## fc_head
module fc_head #(
    parameter DATA_WIDTH = 16,
    parameter NUM_INPUTS = 1024,
    parameter NUM_OUTPUTS = 4
)(
    input clk,
    input rst,
    input [DATA_WIDTH-1:0] myinput,
    input [DATA_WIDTH*NUM_OUTPUTS-1:0] myweights,
    input myinputValid,
    output [DATA_WIDTH*NUM_OUTPUTS-1:0] softmax_out,
    output softmax_valid,
    output [7:0] led_control,
    output [DATA_WIDTH*NUM_OUTPUTS-1:0] logits
);
clock: 8.0 ns
lec_check: 0
abc_area: 1
cap_margin: 40
cell_pad_in_sites_detail_placement: 2
cell_pad_in_sites_global_placement: 3
core_margin: 2
core_utilization: 40
gpl_routability_driven: 0
min_routing_layer: met1
setup_slack_margin: 2.34
slew_margin: 20
run.sh (not shown) runs the stock make flow with config.mk's settings and CLKGATE_MAP_FILE=.
Change:
ABC_AREA = not set   (was 1)
CAP_MARGIN = 15   (was 40)
CELL_PAD_IN_SITES_DETAIL_PLACEMENT = not set   (was 2)
CELL_PAD_IN_SITES_GLOBAL_PLACEMENT = not set   (was 3)
CORE_UTILIZATION = 70   (was 40)
CTS_CLUSTER_DIAMETER = 28   (was not set)
CTS_CLUSTER_SIZE = 32   (was not set)
GPL_ROUTABILITY_DRIVEN = not set   (was 0)
MAX_ROUTING_LAYER = met4   (was not set)
MIN_ROUTING_LAYER = not set   (was met1)
SETUP_SLACK_MARGIN = 1.77   (was 2.34)
clock period = 6.56 ns   (was 8.0 ns; I/O delays follow)
After rerunning:
- The changed run failed in global routing (5_1_grt) (GRT-0232)
- area after synthesis goes down by 2.4%
- die size is lower by 44%
- synthesized cell count falls by 15%
Change:
CORE_UTILIZATION = 72   (was 70)
CTS_CLUSTER_DIAMETER = not set   (was 28)
CTS_CLUSTER_SIZE = 37   (was 32)
HOLD_SLACK_MARGIN = -0.1   (was not set)
MAX_ROUTING_LAYER = not set   (was met4)
SETUP_SLACK_MARGIN = not set   (was 1.77)
clock period = 6.36 ns   (was 6.56 ns; I/O delays follow)
Outcome:
- Now the flow produced a layout that fails on setup timing
- die area goes down by 2.7%
- synthesized area stays the same
- synthesized cell count is unchanged
Change:
CAP_MARGIN = 20   (was 15)
CORE_UTILIZATION = 68   (was 72)
HOLD_SLACK_MARGIN = not set   (was -0.1)
MAX_ROUTING_LAYER = met4   (was not set)
SETUP_SLACK_MARGIN = -0.32   (was not set)
SLEW_MARGIN = 35   (was 20)
clock period = 4.96 ns   (was 6.36 ns; I/O delays follow)
The new run never finished: it broke off in global routing (5_1_grt).
Die area rises by 5.8%.
Synthesized area does not change.
Synthesized cell count is unchanged.
Change:
CORE_UTILIZATION = 15   (was 68)
CTS_CLUSTER_SIZE = not set   (was 37)
MAX_ROUTING_LAYER = not set   (was met4)
SETUP_SLACK_MARGIN = not set   (was -0.32)
SLEW_MARGIN = 20   (was 35)
clock period = 7.63 ns   (was 4.96 ns; I/O delays follow)
The changed run passed the timing, design-rule and antenna checks.
Synthesized area stays the same.
Die size rose to 4.5 times its value.
Synthesized cell count is unchanged.
Change:
ABC_AREA = 1   (was not set)
CAP_MARGIN = 5   (was 20)
CORE_UTILIZATION = 72   (was 15)
CTS_CLUSTER_DIAMETER = 363   (was not set)
CTS_CLUSTER_SIZE = 15   (was not set)
PLACE_DENSITY_LB_ADDON = 0.01   (was not set)
SETUP_SLACK_MARGIN = 0.34   (was not set)
clock period = 2.17 ns   (was 7.63 ns; I/O delays follow)
The changed run stopped in global routing (5_1_grt).
Die size falls by 78%.
Area after synthesis rises by 2.5%.
Synthesized cell count rises by 18%.

========
Starting RTL as in the previous note.
Settings: LEC_CHECK=0, CAP_MARGIN=20, CORE_MARGIN=2, CORE_UTILIZATION=70, CTS_CLUSTER_SIZE=37, HOLD_SLACK_MARGIN=0.29, MAX_ROUTING_LAYER=met4, SETUP_SLACK_MARGIN=-0.32, SLEW_MARGIN=35; clock period 4.96 ns.
The first run never finished: it broke off in global routing with GRT-0232.
Rerun with:
- CORE_UTILIZATION: 70 -> 72
- CTS_CLUSTER_SIZE: 37 -> 35
- HOLD_SLACK_MARGIN: 0.29 -> unset
- MAX_ROUTING_LAYER: met4 -> unset
- SETUP_SLACK_MARGIN: -0.32 -> 0.86
- SLEW_MARGIN: 35 -> 20
- clock period: 4.96 -> 6.97 ns (I/O delays scaled with it)
This time the run finished but failed the layout checks on antenna rules.
Area after synthesis is unchanged.
Synthesized cell count does not change.
Die size fell by 2.7%.
Rerun with:
- CTS_CLUSTER_SIZE: 35 -> unset
- PLACE_DENSITY_LB_ADDON: unset -> 0.01
- SETUP_SLACK_MARGIN: 0.86 -> 0.55
- clock period: 6.97 -> 2.17 ns (I/O delays scaled with it)
Outcome: Now the flow aborted during global routing, error GRT-0116; die size stays the same; synthesized cell count stays the same; area after synthesis does not change.
Rerun with:
- CORE_UTILIZATION: 72 -> 40
- PLACE_DENSITY_LB_ADDON: 0.01 -> unset
- SETUP_SLACK_MARGIN: 0.55 -> 1.36
- clock period: 2.17 -> 7.63 ns (I/O delays scaled with it)
Result: With this change the flow went through all stages and came out clean. Die area increases by 79%. Area after synthesis does not change. Synthesized cell count does not change.
Rerun with:
- CAP_MARGIN: 20 -> 15
- CORE_UTILIZATION: 40 -> 72
- CTS_CLUSTER_SIZE: unset -> 41
- HOLD_SLACK_MARGIN: unset -> -0.09
- MAX_ROUTING_LAYER: unset -> met4
- SETUP_SLACK_MARGIN: 1.36 -> unset
- clock period: 7.63 -> 6.36 ns (I/O delays scaled with it)
What happened: This time the run reached the layout checks and failed them: setup timing; count of clock-buffer cells in the layout drops by 20; routed wire length grows by 3.6%; register-to-register slack degrades by 1.3 ns; flip-flop count does not change; setup slack loses 1.3 ns.

========
## run A
Starting RTL as in the previous note.
Settings: LEC_CHECK=0, ABC_AREA=0, CAP_MARGIN=15, CELL_PAD_IN_SITES_DETAIL_PLACEMENT=2, CELL_PAD_IN_SITES_GLOBAL_PLACEMENT=3, CORE_MARGIN=2, CORE_UTILIZATION=40, GPL_ROUTABILITY_DRIVEN=1, GPL_TIMING_DRIVEN=0, HOLD_SLACK_MARGIN=0.18, MIN_ROUTING_LAYER=met1, SETUP_SLACK_MARGIN=2.34, SLEW_MARGIN=20; clock period 8.0 ns.
Run A: PASS, flow complete, no timing, DRC or antenna violations
The following lists how run B was set up differently from run A:
Settings: SETUP_SLACK_MARGIN now 1.77, was 2.34; CORE_UTILIZATION now 70, was 40; GPL_TIMING_DRIVEN no longer set, was 0; MIN_ROUTING_LAYER no longer set, was met1; CTS_CLUSTER_SIZE now 32, previously not set; CELL_PAD_IN_SITES_DETAIL_PLACEMENT no longer set, was 2; CELL_PAD_IN_SITES_GLOBAL_PLACEMENT no longer set, was 3; ABC_AREA no longer set, was 0; CAP_MARGIN now 20, was 15; GPL_ROUTABILITY_DRIVEN no longer set, was 1; HOLD_SLACK_MARGIN no longer set, was 0.18; the clock period (ns, I/O delays scaled along) now 6.56, was 8.0.
## What came out
Although it ran to completion, run B produced a layout that fails the final checks because of setup timing.
Between run A and run B, the flow reports y dimension of the die decreasing by more than 10%.
Worst setup slack: run B worse than run A
Compare run B and run A | maximum number of pins on one net before global-route repair higher: run B
In run B the final area turned out 3.8% lower than in run A.
On run B: final critical path time including I/O delays and setup is 450 ps lower than what run A gave.
The via count number comes out lower for run B vs run A.
Port buffer count grows slightly when moving from run A to run B.
Compared to run A, the routing of run B uses less wire.
#### Input delta (run C over run B)
Settings: an added MAX_ROUTING_LAYER of met4; a deleted SETUP_SLACK_MARGIN that had been 1.77; a change of CAP_MARGIN from 20 to 15; an added HOLD_SLACK_MARGIN of -0.09; a deleted CTS_CLUSTER_SIZE that had been 32; an added CTS_CLUSTER_DIAMETER of 151; a change of CORE_UTILIZATION from 70 to 72; a change of the clock period (ns, I/O delays scaled along) from 6.56 to 6.01.
--- outcome ---
Run C: it failed during global routing, and the tool reported GRT-0232. Finished, but not clean: run B, with setup timing. In the reports for run B and run C, the larger post-cts sizing count belongs to run B. From run B to run C, total number of H-tree levels did not move at all. In run C, sum of net half-perimeters after detailed placement is higher than in run B. On global placer's final weighted congestion, the lower figure sits with run B, not run C. When the final numbers for run B and run C were put side by side, the die span in y turned out to be smaller in run C. Run C: width of the die 4.4 um below run B. Compared with run B, in run C die area saw a decrease, row count saw a decrease.

========
job 101:
fc_head again, from the RTL that the note above started with.
clock: 4.96 ns
lec_check: 0
cap_margin: 20
core_margin: 2
core_utilization: 70
cts_cluster_size: 37
hold_slack_margin: -0.1
max_routing_layer: met4
place_density: 0.62
setup_slack_margin: -0.32
slew_margin: 35
The log for job 101 ends in global routing (5_1_grt) with error GRT-0232, so the run never completed.
The following lists how job 102 was set up differently from job 101:
Settings: a deleted SETUP_SLACK_MARGIN that had been -0.32; a deleted PLACE_DENSITY that had been 0.62; a change of SLEW_MARGIN from 35 to 20; a deleted CTS_CLUSTER_SIZE that had been 37; a change of HOLD_SLACK_MARGIN from -0.1 to -0.09; a change of CAP_MARGIN from 20 to 15; a change of CORE_UTILIZATION from 70 to 72; a change of the clock period (ns, I/O delays scaled along) from 4.96 to 6.36.
==> results <==
Although job 102 finished all stages, its layout failed final checks on negative setup slack. [compare] base=job 101 new=job 102: number of buffers added by the clock tree synthesis step increased 3, H-tree depth essentially unchanged, post-DP HPWL decreased 6.6%. Relative to job 101, the die extent in y measured on job 102 has decreased slightly. Compared to job 101, job 102 has cell area after placement 5.4% lower. Horizontal die size of job 102 falls short of that of job 101 slightly. Starting density of the core: job 102 and job 101 compared, lower one is job 101. Between job 101 and job 102, number of gates given a new drive strength after cts decreased. Synthesized cell area came out exactly the same in job 102 and job 101.
diff inputs: job 102 => job 103
Settings: swapping 15 for 20 in CAP_MARGIN; clearing HOLD_SLACK_MARGIN, which used to be -0.09; swapping 72 for 70 in CORE_UTILIZATION; putting CTS_CLUSTER_SIZE at 37 where nothing was set; clearing MAX_ROUTING_LAYER, which used to be met4.
Findings:
- Final checks on job 103, whose flow otherwise completed, came back failing, citing negative setup slack.
- From job 103 to job 102, number of synthesized flops with an enable pin did not move at all.
- Per the comparison of job 103 with job 102, routability congestion estimate from global placement rose by 0.011, first-iteration DRC count decreased about 8%, growth of design area from synthesis to finish barely changed.
- Routed wire length, job 103 and job 102, higher one = job 102.
- met4 as the uppermost metal layer occupied by signal nets was reported by job 102, and met5 by job 103.
Changes in job 104 relative to job 103:
Settings: SETUP_SLACK_MARGIN newly set to 1.26; CTS_CLUSTER_DIAMETER newly set to 282; PLACE_DENSITY newly set to 0.43; CORE_UTILIZATION changed from 70 to 72; CTS_CLUSTER_SIZE changed from 37 to 93; the clock period (ns, I/O delays scaled along) changed from 6.36 to 4.24.
==> results <==
Job 104 terminated abnormally: global routing (5_1_grt) reported GRT-0116. Side by side, placed cell count turned out higher in job 104 than in job 103. Relative to job 103, count of buffers added by post-CTS timing repair for setup has gone up in job 104. Compared with job 103, job 104 shows full die area lower by 0.0028 mm2. In job 104 relative to job 103, post-cts repair resize count had gone up by more than 100%. Delta (job 104 minus job 103): area inside the core boundary -3.0%, height of the chip -4.4 um.
